==> v33: inputs <==
==> flow/design.v <==
module cordic(
    input signed [29:0] i_angle,
    input i_clk,
    input i_rst,
    input i_start,
    output signed [29:0] o_sin,
    output signed [29:0] o_cos,
    output o_done
);
localparam WD_EXT = 28;
localparam WD_INT = 62;
localparam START_VAL = 64'h26dd3b6a10d79a00;
localparam max_i = 8'd62;
reg signed [WD_INT+1:0] x;
reg signed [WD_INT+1:0] y; 
reg signed [WD_INT+1:0] z; 
reg signed [WD_INT+1:0] angle;
reg done;
assign o_done = done;
assign o_sin = y[(WD_INT+1):(WD_INT-WD_EXT)];
assign o_cos = x[(WD_INT+1):(WD_INT-WD_EXT)];
reg [7:0] i;
reg [7:0] state;
localparam 
    s_rst = 8'b0,
    s_work = 8'b1;
wire [WD_INT+1:0] atan [WD_INT:0];
assign atan[0] = 	63'h3243f6a8885a3000;
assign atan[1] = 	63'h1dac670561bb4f00;
assign atan[2] = 	63'hfadbafc96406e80;
assign atan[3] = 	63'h7f56ea6ab0bdb80;
assign atan[4] = 	63'h3feab76e59fbd40;
assign atan[5] = 	63'h1ffd55bba976250;
assign atan[6] = 	63'hfffaaadddb94d8;
assign atan[7] = 	63'h7fff5556eeea5c;
assign atan[8] = 	63'h3fffeaaab7776e;
assign atan[9] = 	63'h1ffffd5555bbbc;
assign atan[10] = 	63'hfffffaaaaadde;
assign atan[11] = 	63'h7fffff555556e;
assign atan[12] = 	63'h3fffffeaaaaaa;
assign atan[13] = 	63'h1ffffffd55554;
assign atan[14] = 	63'hfffffffaaaaa;
assign atan[15] = 	63'h7fffffff5554;
assign atan[16] = 	63'h3fffffffeaaa;
assign atan[17] = 	63'h1ffffffffd54;
assign atan[18] = 	63'hfffffffffaa;
assign atan[19] = 	63'h7fffffffff4;
assign atan[20] = 	63'h3fffffffffe;
assign atan[21] = 	63'h1fffffffffe;
assign atan[22] = 	63'hfffffffffe;
assign atan[23] = 	63'h7ffffffffe;
assign atan[24] = 	63'h3ffffffffe;
assign atan[25] = 	63'h1ffffffffe;
assign atan[26] = 	63'hffffffffe;
assign atan[27] = 	63'h800000000;
assign atan[28] = 	63'h400000000;
assign atan[29] = 	63'h200000000;
assign atan[30] = 	63'h100000000;
assign atan[31] = 	63'h80000000;
assign atan[32] = 	63'h40000000;
assign atan[33] = 	63'h20000000;
assign atan[34] = 	63'h10000000;
assign atan[35] = 	63'h8000000;
assign atan[36] = 	63'h4000000;
assign atan[37] = 	63'h2000000;
assign atan[38] = 	63'h1000000;
assign atan[39] = 	63'h800000;
assign atan[40] = 	63'h400000;
assign atan[41] = 	63'h200000;
assign atan[42] = 	63'h100000;
assign atan[43] = 	63'h80000;
assign atan[44] = 	63'h40000;
assign atan[45] = 	63'h20000;
assign atan[46] = 	63'h10000;
assign atan[47] = 	63'h8000;
assign atan[48] = 	63'h4000;
assign atan[49] = 	63'h2000;
assign atan[50] = 	63'h1000;
assign atan[51] = 	63'h800;
assign atan[52] = 	63'h400;
assign atan[53] = 	63'h200;
assign atan[54] = 	63'h100;
assign atan[55] = 	63'h80;
assign atan[56] = 	63'h40;
assign atan[57] = 	63'h20;
assign atan[58] = 	63'h10;
assign atan[59] = 	63'h8;
assign atan[60] = 	63'h4;
assign atan[61] = 	63'h2;
assign atan[62] = 	63'h1;
always @(posedge i_clk) begin
    if(i_rst) begin
        x <= 0;
        y <= 0;
        done <= 0;
        i <= 0;
        state <= s_rst;
    end
    else begin
        case (state)
            s_rst: begin
                if(i_start) begin
                    angle <= i_angle <<< (WD_INT-WD_EXT);
                    state <= s_work;
                    i <= 0;
                    x <= START_VAL;
                    y <= 0;
                    z <= 0;
                    done <= 0;
                end
            end
            s_work: begin
                if (z<=angle) begin
                    z <= z + atan[i];
                    x <= x - (y>>>i);
                    y <= y + (x>>>i);
                end
                else begin
                    z <= z - atan[i];
                    x <= x + (y>>>i);
                    y <= y - (x>>>i);
                end
                i <= i+1;
                if(i == max_i) begin
                    done <= 1'b1;
                    state <= s_rst;
                end
            end
        endcase
    end
end
endmodule
==> flow/run.sh <==
#!/bin/bash
# the make line also repeats each setting of config.mk as NAME=value (left out here)
make -C /OpenROAD-flow-scripts/flow DESIGN_CONFIG=/design/flow/config.mk WORK_HOME=/design/flow/orfs CLKGATE_MAP_FILE= finish
==> flow/config.mk <==
export PLATFORM = sky130hd
export DESIGN_NAME = cordic
export DESIGN_NICKNAME = cordic
export VERILOG_FILES = /design/flow/design.v
export SDC_FILE = /design/flow/constraint.sdc
export NUM_CORES = 4
export LEC_CHECK = 0
export CAP_MARGIN = 35
export CORE_MARGIN = 2
export CORE_UTILIZATION = 70
export MAX_ROUTING_LAYER = met4
export PLACE_DENSITY = 0.67
export SLEW_MARGIN = 20
==> flow/constraint.sdc <==
create_clock -name core_clock -period 7.1 [get_ports {i_clk}]
set_input_delay 1.4200 -clock core_clock [delete_from_list [all_inputs] [get_ports {i_clk}]]
set_output_delay 1.4200 -clock core_clock [all_outputs]
set_load 0.01 [all_outputs]
==> v37 (differences from v33) <==
==> flow/config.mk (replaced) <==
export PLATFORM = sky130hd
export DESIGN_NAME = cordic
export DESIGN_NICKNAME = cordic
export VERILOG_FILES = /design/flow/design.v
export SDC_FILE = /design/flow/constraint.sdc
export NUM_CORES = 4
export LEC_CHECK = 0
export CAP_MARGIN = 20
export CELL_PAD_IN_SITES_GLOBAL_PLACEMENT = 1
export CORE_ASPECT_RATIO = 0.78
export CORE_MARGIN = 7
export CORE_UTILIZATION = 43
export CTS_CLUSTER_DIAMETER = 225
export CTS_CLUSTER_SIZE = 88
export GPL_ROUTABILITY_DRIVEN = 0
export MAX_ROUTING_LAYER = met5
export MIN_ROUTING_LAYER = met2
export PLACE_DENSITY_LB_ADDON = 0.06
export SETUP_SLACK_MARGIN = 1.5
export SLEW_MARGIN = 20
export TNS_END_PERCENT = 30
==> flow/constraint.sdc (replaced) <==
create_clock -name core_clock -period 9.76 [get_ports {i_clk}]
set_input_delay 1.9520 -clock core_clock [delete_from_list [all_inputs] [get_ports {i_clk}]]
set_output_delay 1.9520 -clock core_clock [all_outputs]
set_load 0.01 [all_outputs]
==> metrics.cfg <==
[die]
initCoreUtil_pct=43.6
row_count=91
fp.dieH_um=264
core_mm2=0.0794
die-width_um=335

[global_routing]
met3_usage_pct=82.4
track_usage_pct=65.6
met1_usage_pct=0
gr-usage-met2_pct=66.6
grt-ovfl-total=698

[clock_network]
cts_resized=22
post_cts_buffers=9
clock-sinks=233
numCtsBuffers=7

[run_status]
first-error=[ERROR GRT-0116] Global routing finished with congestion. Check the congestion regions in the DRC Viewer.
status=did not finish
last-stage-reached=global routing (5_1_grt)

[place]
preCtsSetupSlack_ns=0.822
place_hpwl_um=125000
placed_cell_area_mm2=0.0361
place_inst=5635

-- figures above: v37

==> metrics.cfg <==
[global_routing]
met3_usage_pct=44.3
gr-usage-met2_pct=88.9

[run_status]
last-stage-reached=global routing (5_1_grt)
status=did not finish
first-error=[ERROR GRT-0116] Global routing finished with congestion. Check the congestion regions in the DRC Viewer.

[clock_network]
numCtsBuffers=30
clock-sinks=233

[die]
row_count=81
core_mm2=0.0488
initCoreUtil_pct=70.8
fp.dieH_um=226

[place]
preCtsSetupSlack_ns=-0.448

-- figures above: v33


==> run a: inputs <==
Starts from the design.v that is shown in full above.
make LEC_CHECK=0 CAP_MARGIN=20 CELL_PAD_IN_SITES_DETAIL_PLACEMENT=0 CORE_MARGIN=2 CORE_UTILIZATION=60 CTS_CLUSTER_SIZE=58 MAX_ROUTING_LAYER=met4 SLEW_MARGIN=20 finish   # period 6.67 ns
run.sh (not shown) runs the stock make flow with config.mk's settings and CLKGATE_MAP_FILE=.
==> run b: changes against run a <==
==> flow/config.mk (replaced) <==
export PLATFORM = sky130hd
export DESIGN_NAME = cordic
export DESIGN_NICKNAME = cordic
export VERILOG_FILES = /design/flow/design.v
export SDC_FILE = /design/flow/constraint.sdc
export NUM_CORES = 4
export LEC_CHECK = 0
export ABC_AREA = 1
export CAP_MARGIN = 20
export CORE_ASPECT_RATIO = 1.44
export CORE_MARGIN = 2
export CORE_UTILIZATION = 72
export CTS_CLUSTER_DIAMETER = 366
export CTS_CLUSTER_SIZE = 96
export SLEW_MARGIN = 20
==> flow/constraint.sdc (replaced) <==
create_clock -name core_clock -period 5.3 [get_ports {i_clk}]
set_input_delay 1.0600 -clock core_clock [delete_from_list [all_inputs] [get_ports {i_clk}]]
set_output_delay 1.0600 -clock core_clock [all_outputs]
set_load 0.01 [all_outputs]
==> comparison table <==
metric                                                                            run a                      run b
Yosys cell count                                                                  4,699                      6,828
Distinct cell type count of the synthesized netlist                                 120                         74
Cell taking the most area after synthesis                                          ha_1                    nand2_1
XOR/XNOR Fraction of Synth Area                                                   8.84%                      4.06%
Combined area of all synthesized cells                                       34,600 µm²                 38,100 µm²
Status                                                        aborted with a tool error  aborted with a tool error
Last stage reached                                                              5_1_grt                    4_1_cts
Adder Area Share                                                                  8.57%                      7.78%
Area figure in the yosys stat output                                         34,600 µm²                 38,100 µm²
Number of cells after detailed placement                                          6,629                      8,797
Pre-CTS setup slack                                                           -0.850 ns                   -1.39 ns
Placed wire-length estimate after detailed placement                         129,000 µm                 162,000 µm
RePlAce Congestion                                                                 1.50                       1.28
Most popular library cell in the synthesized design by count                     nor2_1                    nand2_1

==> inputs of 10-02 <==
Starts from the design.v that is shown in full above.
Settings: LEC_CHECK=0, CAP_MARGIN=20, CORE_MARGIN=2, CORE_UTILIZATION=40, SLEW_MARGIN=20; clock period 10.4 ns.
==> 04-28: changes against 10-02 <==
- CELL_PAD_IN_SITES_GLOBAL_PLACEMENT: not set -> 1
- CORE_ASPECT_RATIO: not set -> 0.78
- CORE_MARGIN: 2 -> 7
- CORE_UTILIZATION: 40 -> 58
- CTS_CLUSTER_DIAMETER: not set -> 225
- CTS_CLUSTER_SIZE: not set -> 88
- MAX_ROUTING_LAYER: not set -> met4
- MIN_ROUTING_LAYER: not set -> met2
- PLACE_DENSITY_LB_ADDON: not set -> 0.06
- SETUP_SLACK_MARGIN: not set -> 1.5
- SLEW_MARGIN: 20 -> 25
- TNS_END_PERCENT: not set -> 70
==> flow/constraint.sdc (replaced) <==
create_clock -name core_clock -period 12.0 [get_ports {i_clk}]
set_input_delay 2.4000 -clock core_clock [delete_from_list [all_inputs] [get_ports {i_clk}]]
set_output_delay 2.4000 -clock core_clock [all_outputs]
set_load 0.01 [all_outputs]
==> results <==
Outcome: 10-02 complete, no violations; 04-28 aborted with a tool error
Failing step: 10-02 -; 04-28 global routing
Die Width: 10-02 298 um; 04-28 290 um
Row count: 10-02 107; 04-28 78
Setup Fix Bufs, Post-CTS: 10-02 0; 04-28 0
CTS H-Tree Depth: 10-02 2; 04-28 1
Placed Area: 10-02 0.0368 mm2; 04-28 0.0353 mm2
Initial core utilization: 10-02 40.5%; 04-28 59.0%
Total Die Area: 10-02 0.0888 mm2; 04-28 0.0667 mm2
Overall die height: 10-02 298 um; 04-28 230 um
Clock buffer count from CTS: 10-02 34; 04-28 7
TritonCTS Sinks: 10-02 233; 04-28 233
Total number of yosys warnings: 10-02 1; 04-28 1
Deepest clock path buffer count: 10-02 3; 04-28 3
Number of hold buffers added after CTS: 10-02 0; 04-28 0
Pre-CTS setup slack: 10-02 0.853 ns; 04-28 2.16 ns
Floorplan Core Area: 10-02 0.0854 mm2; 04-28 0.0586 mm2
Area of the synthesized netlist per yosys stat: 10-02 0.0346 mm2; 04-28 0.0346 mm2
Final RePlAce weighted congestion: 10-02 1.07; 04-28 1.89
Largest type area fraction: 10-02 8.40%; 04-28 8.40%
Cell total after placement: 10-02 5,784; 04-28 5,289
Final HPWL DP: 10-02 146,000 um; 04-28 111,000 um
